run A:
==> flow/design.v (excerpt) <==
module money_clicker(clk, rst, key_data, key_valid, tick, money, asset, HEX0, HEX1, HEX2, HEX3, HEX4, HEX5);
	input clk;
	input rst;
	input [7:0] key_data;
	input key_valid;
	input tick;
	output [39:0] money;
	output [7:0] asset;
	output [6:0] HEX0, HEX1, HEX2, HEX3, HEX4, HEX5;
	wire [3:0] Millions;
	wire [3:0] HundredThousands;
	wire [3:0] TenThousands;
	wire [3:0] Thousands;
	wire [3:0] Hundreds;
	wire [3:0] Tens;
	wire [3:0] Ones;
	wire click, buy, upgradeClick, one, two, three, four, five, six, seven, eight;
	wire [7:0] prev_data;
	wire selection;
	binaryToBCD convert (money[39:0], Millions[3:0], HundredThousands[3:0], TenThousands[3:0], Thousands[3:0], Hundreds[3:0], Tens[3:0], Ones[3:0]);
	hexDecoder H0(Ones[3:0], HEX0);
	hexDecoder H1(Tens[3:0], HEX1);
	hexDecoder H2(Hundreds[3:0], HEX2);
	hexDecoder H3(Thousands[3:0], HEX3);
	hexDecoder H4(TenThousands[3:0], HEX4);
	hexDecoder H5(HundredThousands[3:0], HEX5);
	prevData prev(clk, rst, key_valid, key_data, prev_data);
	logicController control(clk, rst, key_data, key_valid, click, buy, one, two, three, four, five, six, seven, eight, selection, upgradeClick);
	logicDatapath datapath(clk, rst, tick, money, prev_data, asset, click, buy, upgradeClick, one, two, three, four, five, six, seven, eight);
endmodule
Size: ~3,400 cells after synthesis, roughly 100 I/O pins.
==> flow/config.mk <==
export PLATFORM = sky130hd
export DESIGN_NAME = money_clicker
export DESIGN_NICKNAME = money_clicker
export VERILOG_FILES = /design/flow/design.v
export SDC_FILE = /design/flow/constraint.sdc
export NUM_CORES = 4
export LEC_CHECK = 0
export ABC_AREA = 1
export CAP_MARGIN = 20
export CORE_MARGIN = 2
export CORE_UTILIZATION = 62
export CTS_CLUSTER_DIAMETER = 358
export CTS_CLUSTER_SIZE = 96
export PLACE_DENSITY = 0.42
export SLEW_MARGIN = 20
export TNS_END_PERCENT = 10
==> flow/constraint.sdc <==
create_clock -name core_clock -period 13.3 [get_ports {clk}]
set_input_delay 2.6600 -clock core_clock [delete_from_list [all_inputs] [get_ports {clk}]]
set_output_delay 2.6600 -clock core_clock [all_outputs]
set_load 0.01 [all_outputs]
run.sh (not shown) runs the stock make flow with config.mk's settings and CLKGATE_MAP_FILE=.
To summarise run A: no stage aborted, but the layout did not pass its checks, failing on setup timing.
--- input diff run A..run B ---
- changing PLACE_DENSITY from 0.42 to 0.73
- changing CAP_MARGIN from 20 to 10
- setting CELL_PAD_IN_SITES_DETAIL_PLACEMENT to 2 for the first time
- setting GPL_TIMING_DRIVEN to 0 for the first time
- changing CTS_CLUSTER_SIZE from 96 to 78
- changing CORE_UTILIZATION from 62 to 48
- setting CORE_ASPECT_RATIO to 1.63 for the first time
- changing CORE_MARGIN from 2 to 3
- setting MIN_ROUTING_LAYER to met2 for the first time
- setting GPL_ROUTABILITY_DRIVEN to 1 for the first time
- setting MAX_ROUTING_LAYER to met5 for the first time
- removing CTS_CLUSTER_DIAMETER (formerly 358)
- setting SETUP_SLACK_MARGIN to 1.11 for the first time
- removing TNS_END_PERCENT (formerly 10)
Notes after the runs:
- Of run B and run A, only run B never reached the final stage.
- The log for run B ends in 3_5_place_dp with error DPL-0033, so the run never completed.
- In run A the implementation completed, yet the final layout does not meet the checks, the culprit being setup timing.
- Run A -> run B: yosys cell count delta 0, exact match
- Simple-gate share of the synthesized area: run B vs run A identical
- Going from run A to run B, summed standard-cell area reported by yosys has remained practically unchanged, xor/xnor cell area share of the yosys netlist has remained practically unchanged, number of buffers inserted by port buffering has decreased, cell row count has increased, die height has increased.
- ~same area of the mapped netlist in run B and run A
- Area of the core in run B vs run A: up 0.0091 mm2
- Per the comparison of run B with run A, die area now sits higher, routability congestion estimate saw an increase.
Edits applied to the flow inputs when going from run B to run C:
- SETUP_SLACK_MARGIN: 1.11 -> -1.52
- MIN_ROUTING_LAYER: met2 -> met1
- PLACE_DENSITY: 0.73 -> unset
- CORE_MARGIN: 3 -> 2
- ABC_AREA: 1 -> unset
- CELL_PAD_IN_SITES_DETAIL_PLACEMENT: 2 -> unset
- GPL_TIMING_DRIVEN: 0 -> unset
- CAP_MARGIN: 10 -> 25
- CORE_UTILIZATION: 48 -> 72
- the clock period (ns, I/O delays scaled along): 13.3 -> 14.9
Run C terminated abnormally: 4_1_cts reported DPL-0038. The count of distinct cell types in the synthesized netlist reported for run C is greater than that of run B by 76. Compared with run B, run C degrades synthesized area. Run C gives more chip area in the Yosys report than run B did. The run showing the smaller adder and majority gate portion of the synthesized area is run C. When the final numbers for run C and run B were put side by side, the starting density of the core turned out to be greater in run C. Sort run C and run B by cell total in the yosys stat output asc -> top: run B. [run C vs run B] simple-gate portion of the synthesized area: lower in run C.
> inputs changed (run C -> run D)
- GPL_TIMING_DRIVEN newly set to 0
- PLACE_DENSITY_LB_ADDON newly set to 0.03
- MIN_ROUTING_LAYER changed from met1 to met2
- SETUP_SLACK_MARGIN changed from -1.52 to 3.84
- ABC_AREA newly set to 1
- CORE_UTILIZATION changed from 72 to 20
- the clock period (ns, I/O delays scaled along) changed from 14.9 to 13.3
==> comparison <==
Between run D and run C, the difference in top-level port count is negligible.
Run C terminated abnormally: 4_1_cts reported DPL-0038.
Final checks on run D, whose flow otherwise completed, came back failing, citing setup timing.
[compare] base=run C new=run D: summed standard-cell area reported by yosys saw a decrease; post-synthesis share of cell area spent on xor and xnor gates rose by 0.32 points.
Run C → run D: total cell area at the placement stage shows a reduction of 0.0075 mm2, post-detailed-placement half-perimeter wirelength shrank by 7.4%, post-synthesis adder-cell area fraction climbed 1.6 points, yosys cell count down about 5%, die area saw an increase.
Going from run C to run D, synthesized cell count lost 5.0%, total placed cells including tap cells picked up an extra 178.
Here is what was changed in the inputs of run E compared with run D.
- an added CTS_CLUSTER_DIAMETER of 222
- a change of SETUP_SLACK_MARGIN from 3.84 to 1.11
- a deleted GPL_TIMING_DRIVEN that had been 0
- a change of MIN_ROUTING_LAYER from met2 to met1
- a change of CORE_UTILIZATION from 20 to 58
- a change of the clock period (ns, I/O delays scaled along) from 13.3 to 18.9
==> results <==
- Diff run D -> run E | overall routed net length | down by more than a quarter
- Row worst hold slack: run E higher / run D lower
- Compare run D and run E | floorplan die height higher: run D
- Run E: worst-case headroom to the max-slew limit is 12 points higher than what run D reported.
- Changes observed in run E relative to run D: later-pin clock latency in the skew report went down; largest driver fanout on the critical path grew by 2; number of global-route vias before repair saw a decrease.
- Run E finished every step from synthesis to the final layout, and the layout passed the timing, design-rule and antenna checks.
- Diff run D -> run E | clock buffer and inverter area fraction after layout | increase of 0.59 points
